==> inputs of onyx <==
Design PE, start of the top module:
module PE (
    input              clk,
    input              CIM_en,
    input              STDW,  
    input              STDR,  
    input        [5:0] STD_A,  
    input        [3:0] weight_in,  
    input      [255:0] act_in,  
    output reg   [3:0] weight_out,  
    output reg  [13:0] PSUM  
);
reg  [255:0] weight;  
integer i;
always @(posedge clk) begin
    for (i = 0; i < 64; i = i+1) begin
        if (STDW && STD_A == i) begin  
            weight[4*i+3 -: 4] <= weight_in;
        end
    end
end
always@(*) begin
    weight_out = 4'b0;
    PSUM = 14'b0;
    if (STDW) begin  
    end
    else if (STDR) begin  
        weight_out = weight[4*STD_A+3 -: 4];
    end
    else begin  
        if (CIM_en) begin
            for (i = 0; i < 64; i = i+1) begin
                PSUM = PSUM + weight[4*i+3 -: 4] * act_in[4*i+3 -: 4];  
            end
        end
    end
end
endmodule
make LEC_CHECK=0 CAP_MARGIN=0 CELL_PAD_IN_SITES_GLOBAL_PLACEMENT=0 CORE_ASPECT_RATIO=0.64 CORE_MARGIN=2 CORE_UTILIZATION=72 GPL_ROUTABILITY_DRIVEN=1 HOLD_SLACK_MARGIN=-0.08 MAX_ROUTING_LAYER=met4 PLACE_DENSITY=0.64 SETUP_SLACK_MARGIN=3.08 SLEW_MARGIN=20 TNS_END_PERCENT=40 finish   # period 10.3 ns
run.sh (not shown) runs the stock make flow with config.mk's settings and CLKGATE_MAP_FILE=.
==> pepper: changes against onyx <==
CAP_MARGIN = 20   (was 0)
CELL_PAD_IN_SITES_GLOBAL_PLACEMENT = not set   (was 0)
CORE_ASPECT_RATIO = not set   (was 0.64)
CORE_UTILIZATION = 67   (was 72)
GPL_ROUTABILITY_DRIVEN = not set   (was 1)
HOLD_SLACK_MARGIN = not set   (was -0.08)
MAX_ROUTING_LAYER = not set   (was met4)
PLACE_DENSITY = not set   (was 0.64)
SETUP_SLACK_MARGIN = not set   (was 3.08)
TNS_END_PERCENT = not set   (was 40)
==> flow/constraint.sdc (replaced) <==
create_clock -name core_clock -period 18.6 [get_ports {clk}]
set_input_delay 3.7200 -clock core_clock [delete_from_list [all_inputs] [get_ports {clk}]]
set_output_delay 3.7200 -clock core_clock [all_outputs]
set_load 0.01 [all_outputs]
==> impl_metrics.json <==
{
  "outcome": "complete, but fails checks",
  "so_faults": "setup timing",
  "critical-path-max-stage-delay_ns": 0.61,
  "layout_setup_ws_ns": -2.95,
  "setup_viol": 13
}
-- figures above: onyx

==> impl_metrics.json <==
{
  "outcome": "finished clean",
  "critical-path-max-stage-delay_ns": 0.68,
  "sh_seq_area_pct": 14.7,
  "fmax_mhz": 55.9,
  "setup_viol": 0
}
-- figures above: pepper


========
==> run F <==
==> flow/design.v <==
module PE (
    input              clk,
    input              CIM_en,
    input              STDW,  
    input              STDR,  
    input        [5:0] STD_A,  
    input        [3:0] weight_in,  
    input      [255:0] act_in,  
    output reg   [3:0] weight_out,  
    output reg  [13:0] PSUM  
);
reg  [255:0] weight;  
integer i;
always @(posedge clk) begin
    for (i = 0; i < 64; i = i+1) begin
        if (STDW && STD_A == i) begin  
            weight[4*i+3 -: 4] <= weight_in;
        end
    end
end
always@(*) begin
    weight_out = 4'b0;
    PSUM = 14'b0;
    if (STDW) begin  
    end
    else if (STDR) begin  
        weight_out = weight[4*STD_A+3 -: 4];
    end
    else begin  
        if (CIM_en) begin
            for (i = 0; i < 64; i = i+1) begin
                PSUM = PSUM + weight[4*i+3 -: 4] * act_in[4*i+3 -: 4];  
            end
        end
    end
end
endmodule
==> flow/run.sh <==
#!/bin/bash
# the make line also repeats each setting of config.mk as NAME=value (left out here)
make -C /OpenROAD-flow-scripts/flow DESIGN_CONFIG=/design/flow/config.mk WORK_HOME=/design/flow/orfs CLKGATE_MAP_FILE= finish
==> flow/config.mk <==
export PLATFORM = sky130hd
export DESIGN_NAME = PE
export DESIGN_NICKNAME = PE
export VERILOG_FILES = /design/flow/design.v
export SDC_FILE = /design/flow/constraint.sdc
export NUM_CORES = 4
export LEC_CHECK = 0
export ABC_AREA = 1
export CAP_MARGIN = 20
export CELL_PAD_IN_SITES_DETAIL_PLACEMENT = 2
export CELL_PAD_IN_SITES_GLOBAL_PLACEMENT = 1
export CORE_ASPECT_RATIO = 1.57
export CORE_MARGIN = 2
export CORE_UTILIZATION = 16
export CTS_CLUSTER_DIAMETER = 285
export GPL_ROUTABILITY_DRIVEN = 1
export MAX_ROUTING_LAYER = met4
export MIN_ROUTING_LAYER = met2
export PLACE_DENSITY_LB_ADDON = 0.25
export SLEW_MARGIN = 0
export TNS_END_PERCENT = 45
==> flow/constraint.sdc <==
create_clock -name core_clock -period 31.1 [get_ports {clk}]
set_input_delay 6.2200 -clock core_clock [delete_from_list [all_inputs] [get_ports {clk}]]
set_output_delay 6.2200 -clock core_clock [all_outputs]
set_load 0.01 [all_outputs]
==> inputs of run X, as changes to run F <==
Settings changed: ABC_AREA 1 to not set, CELL_PAD_IN_SITES_DETAIL_PLACEMENT 2 to not set, CORE_MARGIN 2 to 3, CORE_UTILIZATION 16 to 64, CTS_CLUSTER_DIAMETER 285 to not set, MIN_ROUTING_LAYER met2 to not set, PLACE_DENSITY_LB_ADDON 0.25 to not set, SLEW_MARGIN 0 to 10, TNS_END_PERCENT 45 to not set.
==> flow/constraint.sdc (replaced) <==
create_clock -name core_clock -period 13.2 [get_ports {clk}]
set_input_delay 2.6400 -clock core_clock [delete_from_list [all_inputs] [get_ports {clk}]]
set_output_delay 2.6400 -clock core_clock [all_outputs]
set_load 0.01 [all_outputs]
==> inputs of run A, as changes to run F <==
Settings changed: CELL_PAD_IN_SITES_DETAIL_PLACEMENT 2 to not set, CELL_PAD_IN_SITES_GLOBAL_PLACEMENT 1 to not set, CORE_ASPECT_RATIO 1.57 to not set, CORE_UTILIZATION 16 to 72, CTS_CLUSTER_DIAMETER 285 to not set, CTS_CLUSTER_SIZE set to 96, GPL_ROUTABILITY_DRIVEN 1 to not set, MAX_ROUTING_LAYER met4 to not set, MIN_ROUTING_LAYER met2 to not set, PLACE_DENSITY_LB_ADDON 0.25 to not set, SLEW_MARGIN 0 to 20, TNS_END_PERCENT 45 to not set.
==> flow/constraint.sdc (replaced) <==
create_clock -name core_clock -period 7.17 [get_ports {clk}]
set_input_delay 1.4340 -clock core_clock [delete_from_list [all_inputs] [get_ports {clk}]]
set_output_delay 1.4340 -clock core_clock [all_outputs]
set_load 0.01 [all_outputs]
==> summary.txt <==
run metrics: Buffers excl. clock=861, min Tclk post-route=about 12 ns, Final Cycle Share=163.7%, Setup-failing EPs final=14, post-layout util=roughly 87%, register area share after synthesis=15.73%, Fail Reasons=setup timing, Setup TNS Final=-54.41 ns, status=failed layout checks, placed cells=approximately 7300, PnR worst setup slack=-4.571 ns
# the run above: run A

==> summary.txt <==
run metrics: PnR worst setup slack=-1.219 ns, register area share after synthesis=roughly 16%, Setup-failing EPs final=10, status=failed layout checks, Setup TNS Final=-9.664 ns, Final Cycle Share=109.2%, Fail Reasons=setup timing
# the run above: run X

==> summary.txt <==
run metrics: register area share after synthesis=15.73%, min Tclk post-route=23.54 ns, PnR worst setup slack=7.563 ns, status=timing/DRC/antenna clean, Setup TNS Final=0 ns, Buffers excl. clock=318, placed cells=approximately 10000, Final Cycle Share=75.68%
# the run above: run F

